==> inputs of onyx <==
==> flow/design.v (excerpt) <==
module project_euler_17(
  input clk,
  input reset,
  output reg [3:0] ones_digit,
  output reg [3:0] tens_digit,
  output reg [3:0] hundreds_digit,
  output reg [15:0] letter_count,
  output reg done
);
clock: 6.8 ns
lec_check: 0
abc_area: 1
cap_margin: 20
core_aspect_ratio: 0.5
core_margin: 2
core_utilization: 72
cts_cluster_diameter: 400
cts_cluster_size: 99
hold_slack_margin: -0.07
place_density: 0.36
slew_margin: 20
run.sh (not shown) runs the stock make flow with config.mk's settings and CLKGATE_MAP_FILE=.
==> maple: changes against onyx <==
==> flow/config.mk (replaced) <==
export PLATFORM = sky130hd
export DESIGN_NAME = project_euler_17
export DESIGN_NICKNAME = project_euler_17
export VERILOG_FILES = /design/flow/design.v
export SDC_FILE = /design/flow/constraint.sdc
export NUM_CORES = 4
export LEC_CHECK = 0
export CAP_MARGIN = 20
export CORE_MARGIN = 2
export CORE_UTILIZATION = 65
export CTS_CLUSTER_DIAMETER = 31
export SLEW_MARGIN = 20
==> flow/constraint.sdc (replaced) <==
create_clock -name core_clock -period 5.57 [get_ports {clk}]
set_input_delay 1.1140 -clock core_clock [delete_from_list [all_inputs] [get_ports {clk}]]
set_output_delay 1.1140 -clock core_clock [all_outputs]
set_load 0.01 [all_outputs]
==> amber: changes against onyx <==
==> flow/config.mk (replaced) <==
export PLATFORM = sky130hd
export DESIGN_NAME = project_euler_17
export DESIGN_NICKNAME = project_euler_17
export VERILOG_FILES = /design/flow/design.v
export SDC_FILE = /design/flow/constraint.sdc
export NUM_CORES = 4
export LEC_CHECK = 0
export CAP_MARGIN = 20
export CORE_MARGIN = 2
export CORE_UTILIZATION = 72
export CTS_CLUSTER_DIAMETER = 375
export CTS_CLUSTER_SIZE = 100
export SETUP_SLACK_MARGIN = 1.88
export SLEW_MARGIN = 20
export TNS_END_PERCENT = 5
==> flow/constraint.sdc (replaced) <==
create_clock -name core_clock -period 6.44 [get_ports {clk}]
set_input_delay 1.2880 -clock core_clock [delete_from_list [all_inputs] [get_ports {clk}]]
set_output_delay 1.2880 -clock core_clock [all_outputs]
set_load 0.01 [all_outputs]
==> qor summary <==
Result of the run: amber stopped before the end; onyx complete, no violations; maple failed layout checks
Failing step: amber global routing; onyx -; maple -
Layout check failures: amber -; onyx -; maple setup timing
Plain + repair buffers: amber -; onyx 30; maple 70
YS chip area: amber 0.00291 mm2; onyx 0.00268 mm2; maple 0.00291 mm2
Element type at the critical path end: amber -; onyx flop; maple flop
Worst-case setup margin in the final layout: amber -; onyx 0.657 ns; maple -0.261 ns
Max-area cell class: amber -; onyx logic gates; maple logic gates
Non-CTS inverters: amber -; onyx 59; maple 24
Average wire per cell in the routed design: amber -; onyx 17.4 um; maple 19.1 um
Setup crit start: amber -; onyx ones_digit[2]; maple ones_digit[2]
CTS clk-pin slew, worst paths: amber -; onyx 0.07 ns; maple 0.07 ns
Seq/total area: amber -; onyx 23.4%; maple 19.5%
Register cell area after layout: amber -; onyx 726 um2; maple 726 um2
Clock group share of total power: amber -; onyx 28.0%; maple 26.2%
Post-CTS Setup Repair Bufs: amber 29; onyx 0; maple 3
Post-Synth XOR/XNOR Area: amber 8.73%; onyx 3.92%; maple 8.73%
Routed length on met3: amber -; onyx 1140 um; maple 667 um
Max Fanout on Critical Path: amber -; onyx 7; maple 6
Count of inserted tapcells: amber -; onyx 51; maple 52
Cells in synth_stat.txt: amber 362; onyx 406; maple 362
Post-synthesis mux area share: amber 1.85%; onyx 0%; maple 1.85%
DR vias: amber -; onyx 3046; maple 3123

==> inputs of v10 <==
project_euler_17 again, from the RTL that the note above started with.
## project_euler_17
module project_euler_17(
  input clk,
  input reset,
  output reg [3:0] ones_digit,
  output reg [3:0] tens_digit,
  output reg [3:0] hundreds_digit,
  output reg [15:0] letter_count,
  output reg done
);
export LEC_CHECK = 0
export CAP_MARGIN = 20
export CELL_PAD_IN_SITES_DETAIL_PLACEMENT = 0
export CORE_ASPECT_RATIO = 1.02
export CORE_MARGIN = 2
export CORE_UTILIZATION = 70
export CTS_CLUSTER_DIAMETER = 27
export GPL_ROUTABILITY_DRIVEN = 1
export HOLD_SLACK_MARGIN = 0.07
export MAX_ROUTING_LAYER = met5
export SETUP_SLACK_MARGIN = -0.44
export SLEW_MARGIN = 35
create_clock -name core_clock -period 5.66 [get_ports {clk}]
==> v23 (differences from v10) <==
==> flow/config.mk (replaced) <==
export PLATFORM = sky130hd
export DESIGN_NAME = project_euler_17
export DESIGN_NICKNAME = project_euler_17
export VERILOG_FILES = /design/flow/design.v
export SDC_FILE = /design/flow/constraint.sdc
export NUM_CORES = 4
export LEC_CHECK = 0
export CAP_MARGIN = 0
export CELL_PAD_IN_SITES_DETAIL_PLACEMENT = 0
export CORE_ASPECT_RATIO = 0.5
export CORE_MARGIN = 2
export CORE_UTILIZATION = 64
export GPL_ROUTABILITY_DRIVEN = 1
export HOLD_SLACK_MARGIN = 0.3
export MAX_ROUTING_LAYER = met5
export PLACE_DENSITY = 0.8
export SETUP_SLACK_MARGIN = 2.24
export SLEW_MARGIN = 40
export TNS_END_PERCENT = 25
==> flow/constraint.sdc (replaced) <==
create_clock -name core_clock -period 9.58 [get_ports {clk}]
set_input_delay 1.9160 -clock core_clock [delete_from_list [all_inputs] [get_ports {clk}]]
set_output_delay 1.9160 -clock core_clock [all_outputs]
set_load 0.01 [all_outputs]
==> flow_summary.json <==
{
  "fp_util_pct": 73.3,
  "min_to": "letter_count[15]",
  "drt_first_iter_violations": 573,
  "violations": "negative setup slack",
  "cp_num_cells": 25,
  "core_area_um2": 3970,
  "cp.arrival_ps": 6170,
  "seqPwrFrac_pct": 39.2,
  "timing.final.ws_setup_ps": -341,
  "setup_viol": 9,
  "status": "failed layout checks",
  "period_minus_slack_ps": 6000
}
the above is filed under v10

==> flow_summary.json <==
{
  "status": "no timing/DRC/antenna violations",
  "r2r_slack_ps": 2780,
  "critical_path.max_stage_delay_ps": 590,
  "drc": 0,
  "min_to": "letter_count[12]",
  "timing.final.ws_setup_ps": 2780,
  "setup_viol": 0,
  "cp.arrival_ps": 6960,
  "final.setup_skew_ps": 10.4,
  "cp_num_cells": 27,
  "fp_util_pct": 66.4,
  "use_met3_pct": 6.45,
  "seqPwrFrac_pct": 43.2,
  "drt_first_iter_violations": 245
}
the above is filed under v23


==> inputs of build 35 <==
==> flow/design.v <==
module project_euler_17(
  input clk,
  input reset,
  output reg [3:0] ones_digit,
  output reg [3:0] tens_digit,
  output reg [3:0] hundreds_digit,
  output reg [15:0] letter_count,
  output reg done
);
  integer next_ones_digit;
  integer next_tens_digit;
  integer next_hundreds_digit;
  integer letters;
  always @(posedge clk or posedge reset)
  begin
    if (reset) begin
      ones_digit <= 0;
      tens_digit <= 0;
      hundreds_digit <= 0;
      letter_count <= 0;
      done <= 0;
    end
    else if (!done) begin
      next_ones_digit = 0;
      next_tens_digit = 0;
      next_hundreds_digit = 0;
      letters = 0;
      next_tens_digit[3:0] = tens_digit;
      next_hundreds_digit[3:0] = hundreds_digit;
      if (ones_digit == 9) begin
        next_ones_digit = 0;
        if (tens_digit == 9) begin
          next_tens_digit = 0;
          if (hundreds_digit == 9) begin
            next_hundreds_digit = 0;
            letters += 11;  
            done <= 1;
          end
          else
            next_hundreds_digit[3:0] = hundreds_digit + 1;
        end
        else
          next_tens_digit[3:0] = tens_digit + 1;
      end
      else
        next_ones_digit[3:0] = ones_digit + 1;
      if (next_tens_digit != 1) begin
        case (next_ones_digit)
          1: letters += 3;  
          2: letters += 3;  
          3: letters += 5;  
          4: letters += 4;  
          5: letters += 4;  
          6: letters += 3;  
          7: letters += 5;  
          8: letters += 5;  
          9: letters += 4;  
        endcase
        case (next_tens_digit)
          2: letters += 6;  
          3: letters += 6;  
          4: letters += 5;  
          5: letters += 5;  
          6: letters += 5;  
          7: letters += 7;  
          8: letters += 6;  
          9: letters += 6;  
        endcase
      end
      else begin
        case (next_ones_digit)
          0: letters += 3;  
          1: letters += 6;  
          2: letters += 6;  
          3: letters += 8;  
          4: letters += 8;  
          5: letters += 7;  
          6: letters += 7;  
          7: letters += 9;  
          8: letters += 8;  
          9: letters += 8;  
        endcase
      end
      case (next_hundreds_digit)
        1: letters += 10;  
        2: letters += 10;  
        3: letters += 12;  
        4: letters += 11;  
        5: letters += 11;  
        6: letters += 10;  
        7: letters += 12;  
        8: letters += 12;  
        9: letters += 11;  
      endcase
      if (next_hundreds_digit > 0 && ((next_ones_digit > 0) || (next_tens_digit > 0)))
        letters += 3;  
      ones_digit <= next_ones_digit[3:0];
      tens_digit <= next_tens_digit[3:0];
      hundreds_digit <= next_hundreds_digit[3:0];
      letter_count <= letter_count + letters[15:0];
    end
  end
endmodule
==> flow/run.sh <==
#!/bin/bash
# the make line also repeats each setting of config.mk as NAME=value (left out here)
make -C /OpenROAD-flow-scripts/flow DESIGN_CONFIG=/design/flow/config.mk WORK_HOME=/design/flow/orfs CLKGATE_MAP_FILE= finish
==> flow/config.mk <==
export PLATFORM = sky130hd
export DESIGN_NAME = project_euler_17
export DESIGN_NICKNAME = project_euler_17
export VERILOG_FILES = /design/flow/design.v
export SDC_FILE = /design/flow/constraint.sdc
export NUM_CORES = 4
export LEC_CHECK = 0
export ABC_AREA = 1
export CAP_MARGIN = 20
export CORE_ASPECT_RATIO = 1.41
export CORE_MARGIN = 2
export CORE_UTILIZATION = 70
export CTS_CLUSTER_SIZE = 100
export PLACE_DENSITY = 0.36
export SLEW_MARGIN = 20
==> flow/constraint.sdc <==
create_clock -name core_clock -period 5.22 [get_ports {clk}]
set_input_delay 1.0440 -clock core_clock [delete_from_list [all_inputs] [get_ports {clk}]]
set_output_delay 1.0440 -clock core_clock [all_outputs]
set_load 0.01 [all_outputs]
==> trial 52 (differences from build 35) <==
--- a/flow/config.mk
+++ b/flow/config.mk
@@ -7,9 +7,7 @@
 export LEC_CHECK = 0
-export ABC_AREA = 1
 export CAP_MARGIN = 20
-export CORE_ASPECT_RATIO = 1.41
+export CORE_ASPECT_RATIO = 0.5
 export CORE_MARGIN = 2
-export CORE_UTILIZATION = 70
-export CTS_CLUSTER_SIZE = 100
-export PLACE_DENSITY = 0.36
+export CORE_UTILIZATION = 65
 export SLEW_MARGIN = 20
+export TNS_END_PERCENT = 10
==> flow/constraint.sdc (replaced) <==
create_clock -name core_clock -period 10.0 [get_ports {clk}]
set_input_delay 2.0000 -clock core_clock [delete_from_list [all_inputs] [get_ports {clk}]]
set_output_delay 2.0000 -clock core_clock [all_outputs]
set_load 0.01 [all_outputs]
==> deck_impl_summary.md <==
Run Summary

Outcome
  – Status: no timing/DRC/antenna violations

Global routing
  – Total track usage: 28.4%
  – Number of global-route vias before repair: 2362

Floorplanning
  – Die Ht: 51.3 µm

Logic synthesis
  – Adder Area Share: 9.03%
  – Synth cell count leaders: nand2_1 (32), dfrtp_1 (29), o21ai_0 (28)
  – Seq/Total Area, Yosys: 24.9%

Critical path
  – Worst R2R Setup Slack: 3090 ps
# the run above: trial 52

==> deck_impl_summary.md <==
Run Summary

Outcome
  – Status: failed layout checks
  – SO Faults: negative setup slack

Final timing
  – Worst Clk Skew: 9.94 ps
  – Setup ws final: -697 ps
  – Setup violators final: 9

Logic synthesis
  – Seq/Total Area, Yosys: 27.1%
  – Biggest area cells: dfrtp_1 (27%), nand2_1 (17%), ha_1 (7.9%)
  – Synth cell count leaders: nand2_1 (122), inv_1 (49), nor2_1 (39)

Global routing
  – Total track usage: 37.3%

Critical path
  – Worst R2R Setup Slack: -700 ps

Clock network
  – H-tree Lvls: 2

Floorplanning
  – Die Ht: 77.5 µm
# the run above: build 35

Power is estimated from default activity; no workload was simulated.
